## yarrow
// processor
module processor
  (
   input                        clk,
   input                        rst,
   input                        boot_done,
   output reg [11:0]            status_digits,
   output reg                   halted,
   output reg [16-1:0]  instr_ptr,
   input                        instr_valid,
   input [32-1:0]      cur_instr,
   output reg                   cache_wr_en,
   output reg [16-1:0]  cache_wr_addr,
   output reg [16-1:0]  cache_wr_data,
   input                        cache_wr_done,
   output reg                   cache_rd_en,
   output reg [16-1:0]  cache_rd_addr,
   input [16-1:0]       cache_rd_data,
   input                        cache_rd_done,
   input                        pixel_wr_done,
   output reg                   pixel_en,
   output reg [7:0]             pixel_rgb,
   output reg [7:0]             pixel_x,
   output reg [7:0]             pixel_y,
   input [16-1:0]       rnd,
   output reg                   ms_time_rst,
   input [16-1:0]       ms_time,
   input [142-1:0] buf_inputs
   );
   reg [16-1:0]  registers [16-1:0];
   reg                   overflow_flag;
   reg                   carry_flag;
   reg                   zero_flag;
   reg                   sign_flag;
   wire [7:0]            opcode = cur_instr[31:24];
   wire [7:0]            arg1 = cur_instr[23:16];
   wire [7:0]            arg2 = cur_instr[15:8];
   wire [3:0]            reg1 = arg1[3:0];
   wire [3:0]            reg2 = arg2[3:0];
   wire [16-1:0] dest = registers[reg1];
   wire [16-1:0] src  = registers[reg2];
   wire [15:0]           argA = cur_instr[23:8];
   wire [15:0]           argB = cur_instr[15:0];
   wire signed [16-1:0] signed_dest = dest;
   reg [3:0]             load_reg;
   reg                       multiply_en;
   reg [16-1:0]      multiply_data_a;
   reg [16-1:0]      multiply_data_b;
   wire [(16*2)-1:0] multiply_result;
   wire                      multiply_done;
   multiplier #(.BITS(16)) multiplier_
     (
      .clk(clk),
      .rst(rst),
      .en(multiply_en),
      .data_a(multiply_data_a),
      .data_b(multiply_data_b),
      .result(multiply_result),
      .done(multiply_done)
      );
   reg                   divide_en;
   reg [16-1:0]  dividend;
   reg [16-1:0]  divisor;
   wire [16-1:0] quotient;
  ...
make LEC_CHECK=0 CAP_MARGIN=20 CORE_ASPECT_RATIO=0.76 CORE_MARGIN=2 CORE_UTILIZATION=60 CTS_CLUSTER_SIZE=55 MAX_ROUTING_LAYER=met4 PLACE_DENSITY_LB_ADDON=0.03 SETUP_SLACK_MARGIN=1.64 SLEW_MARGIN=20 finish   # period 7.6 ns
run.sh (not shown) runs the stock make flow with config.mk's settings and CLKGATE_MAP_FILE=.
Setup changes, yarrow to indigo
==> flow/config.mk <==
export PLATFORM = sky130hd
export DESIGN_NAME = processor
export DESIGN_NICKNAME = processor
export VERILOG_FILES = /design/flow/design.v
export SDC_FILE = /design/flow/constraint.sdc
export NUM_CORES = 4
export LEC_CHECK = 0
export CAP_MARGIN = 20
export CORE_MARGIN = 2
export CORE_UTILIZATION = 46
export SETUP_SLACK_MARGIN = 1.2
export SLEW_MARGIN = 20
==> flow/constraint.sdc <==
create_clock -name core_clock -period 4.18 [get_ports {clk}]
set_input_delay 0.8360 -clock core_clock [delete_from_list [all_inputs] [get_ports {clk}]]
set_output_delay 0.8360 -clock core_clock [all_outputs]
set_load 0.01 [all_outputs]
==> comparison <==
Completing all stages was not enough for indigo: its layout failed the final checks because of setup timing.
Higher path depth of the worst reg2reg path goes to indigo over yarrow.
The higher total chip power of indigo and yarrow is in indigo.
Cell count in indigo vs yarrow: up 918
yarrow ended up with registers[11][1] as its destination of the critical timing path; indigo ended up with registers[4][14].
From yarrow to indigo, number of sinks handled by clock tree synthesis did not move at all.
Area of all placed cells without fillers | indigo above yarrow
### indigo -> violet
--- a/flow/config.mk
+++ b/flow/config.mk
@@ -6,7 +6,12 @@
 export NUM_CORES = 4
 export LEC_CHECK = 0
-export CAP_MARGIN = 20
-export CORE_MARGIN = 2
-export CORE_UTILIZATION = 46
-export SETUP_SLACK_MARGIN = 1.2
+export CAP_MARGIN = 30
+export CORE_ASPECT_RATIO = 1.03
+export CORE_MARGIN = 7
+export CORE_UTILIZATION = 33
+export CTS_CLUSTER_DIAMETER = 25
+export CTS_CLUSTER_SIZE = 33
+export MAX_ROUTING_LAYER = met4
+export PLACE_DENSITY_LB_ADDON = 0.28
 export SLEW_MARGIN = 20
+export TNS_END_PERCENT = 50
==> flow/constraint.sdc <==
create_clock -name core_clock -period 12.3 [get_ports {clk}]
set_input_delay 2.4600 -clock core_clock [delete_from_list [all_inputs] [get_ports {clk}]]
set_output_delay 2.4600 -clock core_clock [all_outputs]
set_load 0.01 [all_outputs]
Findings:
- violet completed every stage of the flow, and the final layout passed the timing, design-rule and antenna checks.
- Per the comparison of violet with indigo, sequential fraction of design power fell by 8.7 points; critical path depth fell by 3; source-to-sink clock delay at the later pin of the worst-skew pair moved up; die extent in y went up; final standard cell area without fillers went down by 4200 sq um.
- Of the two values seen for end point of the critical path, registers[4][14] was produced by indigo and registers[2][15] by violet.
- Across both runs, via count was lower for violet than for indigo.
- Summary of violet over indigo: simple logic cell fraction of the synthesized area roughly the same, global-route usage down 14 points.
For garnet, these inputs were changed with respect to violet:
==> flow/config.mk <==
export PLATFORM = sky130hd
export DESIGN_NAME = processor
export DESIGN_NICKNAME = processor
export VERILOG_FILES = /design/flow/design.v
export SDC_FILE = /design/flow/constraint.sdc
export NUM_CORES = 4
export LEC_CHECK = 0
export CAP_MARGIN = 20
export CORE_MARGIN = 2
export CORE_UTILIZATION = 64
export CTS_CLUSTER_SIZE = 40
export PLACE_DENSITY = 0.6
export SLEW_MARGIN = 20
==> flow/constraint.sdc <==
create_clock -name core_clock -period 5.22 [get_ports {clk}]
set_input_delay 1.0440 -clock core_clock [delete_from_list [all_inputs] [get_ports {clk}]]
set_output_delay 1.0440 -clock core_clock [all_outputs]
set_load 0.01 [all_outputs]
## What came out
Of garnet and violet, just one finished clean: violet. Run status, garnet: aborted in global routing (5_1_grt), error GRT-0232. In the tables for garnet and violet, level count of the clock H-tree reads lower with garnet. garnet and violet ended up with roughly the same chip area in the Yosys report. Delta (garnet minus violet): total CTS buffers went down; height of the die went down. garnet vs violet, row count went down by about 30%. Die width (garnet / violet): 0.71.
Input changes introduced in zinc (baseline for comparison: garnet):
--- a/flow/config.mk
+++ b/flow/config.mk
@@ -6,8 +6,14 @@
 export NUM_CORES = 4
 export LEC_CHECK = 0
-export CAP_MARGIN = 20
-export CORE_MARGIN = 2
-export CORE_UTILIZATION = 64
-export CTS_CLUSTER_SIZE = 40
-export PLACE_DENSITY = 0.6
+export ABC_AREA = 1
+export CAP_MARGIN = 30
+export CELL_PAD_IN_SITES_DETAIL_PLACEMENT = 2
+export CORE_MARGIN = 8
+export CORE_UTILIZATION = 43
+export CTS_CLUSTER_SIZE = 89
+export GPL_ROUTABILITY_DRIVEN = 1
+export GPL_TIMING_DRIVEN = 1
+export MIN_ROUTING_LAYER = met1
+export PLACE_DENSITY_LB_ADDON = 0.1
 export SLEW_MARGIN = 20
+export TNS_END_PERCENT = 40
==> flow/constraint.sdc <==
create_clock -name core_clock -period 8.27 [get_ports {clk}]
set_input_delay 1.6540 -clock core_clock [delete_from_list [all_inputs] [get_ports {clk}]]
set_output_delay 1.6540 -clock core_clock [all_outputs]
set_load 0.01 [all_outputs]
Results
- Layout checks on zinc: not met. Flow itself completed; violations: capacitance limit, slew limit, setup timing.
- zinc against garnet: number of buffers inserted by post-CTS setup repair -7, tally of unique sky130hd cells used after synthesis -29%, instance count of the mapped netlist +1347.
Power is estimated from default activity; no workload was simulated.
